==> build 88 <==
## mac_unit
module mac_unit(input clk,en,clr,
                input [15:0]a,b,
                output [39:0]c);
wire [31:0]temp1;
mul_16x16 m1(clk,a,b,temp1);
accumulator a1(clk,en,clr,temp1,c);
endmodule
clock: 9.8 ns
lec_check: 0
cap_margin: 5
cell_pad_in_sites_global_placement: 3
core_aspect_ratio: 1.05
core_margin: 6
core_utilization: 44
cts_cluster_size: 98
gpl_routability_driven: 0
gpl_timing_driven: 0
slew_margin: 40
tns_end_percent: 85
run.sh (not shown) runs the stock make flow with config.mk's settings and CLKGATE_MAP_FILE=.
==> trial 8: changes against build 88 <==
- CELL_PAD_IN_SITES_GLOBAL_PLACEMENT: 3 -> unset
- CORE_MARGIN: 6 -> 2
- CTS_CLUSTER_SIZE: 98 -> unset
- GPL_ROUTABILITY_DRIVEN: 0 -> unset
- GPL_TIMING_DRIVEN: 0 -> unset
- SLEW_MARGIN: 40 -> 30
- TNS_END_PERCENT: 85 -> unset
==> flow/constraint.sdc (replaced) <==
create_clock -name core_clock -period 13.5 [get_ports {clk}]
set_input_delay 2.7000 -clock core_clock [delete_from_list [all_inputs] [get_ports {clk}]]
set_output_delay 2.7000 -clock core_clock [all_outputs]
set_load 0.01 [all_outputs]
==> notes <==
Build 88 completed, yet does not pass: setup timing. Trial 8 completed with no timing, DRC or antenna violations.
Hold slack: trial 8 is lower than build 88 (0.0067 ns).
Against build 88, the sequential share of layout area of trial 8 is higher by 0.73 points.
Between trial 8 and build 88, the lower worst setup slack is in build 88 (gap 3.7 ns).
Against build 88, the non-clock buffer count of trial 8 is lower by 23.
In trial 8 the global-route usage is higher than in build 88, by 0.20 points.
Of trial 8 and build 88, build 88 has the higher utilization (gap 2.3 points).
==> figures <==
Maximum operating frequency: build 88 75.9 MHz; trial 8 75.9 MHz
OpenROAD warning count: build 88 31; trial 8 27
Number of global-route vias before repair: build 88 10800; trial 8 10900
Overall chip area: build 88 0.0401 mm^2; trial 8 0.0370 mm^2
Number of detailed-routing iterations run before antenna repair: build 88 6; trial 8 4
Cell area after layout: build 88 0.0187 mm^2; trial 8 0.0179 mm^2
Non-clock buffer count: build 88 147; trial 8 124
Cell Count, Final, Fillers Out: build 88 2171; trial 8 2147
Final worst path period need: build 88 13.17 ns; trial 8 13.17 ns
Global-route wire length before repair: build 88 57700 um; trial 8 54200 um
Outcome: build 88 complete, but fails checks; trial 8 no timing/DRC/antenna violations
Layout check failures: build 88 setup timing; trial 8 -

========
==> job 7521 <==
mac_unit again, from the RTL that the note above started with.
make LEC_CHECK=0 ABC_AREA=1 CAP_MARGIN=0 CELL_PAD_IN_SITES_DETAIL_PLACEMENT=0 CELL_PAD_IN_SITES_GLOBAL_PLACEMENT=0 CORE_ASPECT_RATIO=0.93 CORE_MARGIN=2 CORE_UTILIZATION=72 CTS_CLUSTER_DIAMETER=97 CTS_CLUSTER_SIZE=100 GPL_ROUTABILITY_DRIVEN=0 MAX_ROUTING_LAYER=met5 PLACE_DENSITY=0.63 SETUP_SLACK_MARGIN=-0.82 SLEW_MARGIN=20 finish   # period 12.0 ns
==> job 6227 (differences from job 7521) <==
- CAP_MARGIN: 0 -> 20
- CELL_PAD_IN_SITES_DETAIL_PLACEMENT: 0 -> unset
- CELL_PAD_IN_SITES_GLOBAL_PLACEMENT: 0 -> unset
- CORE_ASPECT_RATIO: 0.93 -> unset
- CTS_CLUSTER_DIAMETER: 97 -> 218
- CTS_CLUSTER_SIZE: 100 -> 79
- GPL_ROUTABILITY_DRIVEN: 0 -> unset
- MAX_ROUTING_LAYER: met5 -> unset
- PLACE_DENSITY: 0.63 -> unset
- PLACE_DENSITY_LB_ADDON: unset -> 0.08
- SETUP_SLACK_MARGIN: -0.82 -> unset
==> flow/constraint.sdc (replaced) <==
create_clock -name core_clock -period 11.7 [get_ports {clk}]
set_input_delay 2.3400 -clock core_clock [delete_from_list [all_inputs] [get_ports {clk}]]
set_output_delay 2.3400 -clock core_clock [all_outputs]
set_load 0.01 [all_outputs]
==> job 8987 (differences from job 7521) <==
- CAP_MARGIN: 0 -> 20
- CELL_PAD_IN_SITES_DETAIL_PLACEMENT: 0 -> unset
- CELL_PAD_IN_SITES_GLOBAL_PLACEMENT: 0 -> unset
- CORE_ASPECT_RATIO: 0.93 -> unset
- CTS_CLUSTER_DIAMETER: 97 -> unset
- CTS_CLUSTER_SIZE: 100 -> 98
- GPL_ROUTABILITY_DRIVEN: 0 -> unset
- MAX_ROUTING_LAYER: met5 -> unset
- PLACE_DENSITY: 0.63 -> unset
- SETUP_SLACK_MARGIN: -0.82 -> unset
==> flow/constraint.sdc (replaced) <==
create_clock -name core_clock -period 6.57 [get_ports {clk}]
set_input_delay 1.3140 -clock core_clock [delete_from_list [all_inputs] [get_ports {clk}]]
set_output_delay 1.3140 -clock core_clock [all_outputs]
set_load 0.01 [all_outputs]
==> summary of the runs <==
Job 6227 finished but failed the layout checks on setup timing. Job 8987 finished but fails on setup timing. Job 7521 finished with setup timing left.
In synthesized cell count, job 8987 and job 7521 do not differ.
The highest first-iteration DRC count belongs to job 6227, the lowest to job 7521.
Non-clock buffer count: job 8987 > job 7521 > job 6227.
Between job 8987 and job 7521, the lower design area is in job 7521 (gap about 6%, measured against job 7521).
Area after synthesis is the same in job 7521 and job 8987.
Via count, highest first: job 6227, job 8987, job 7521.
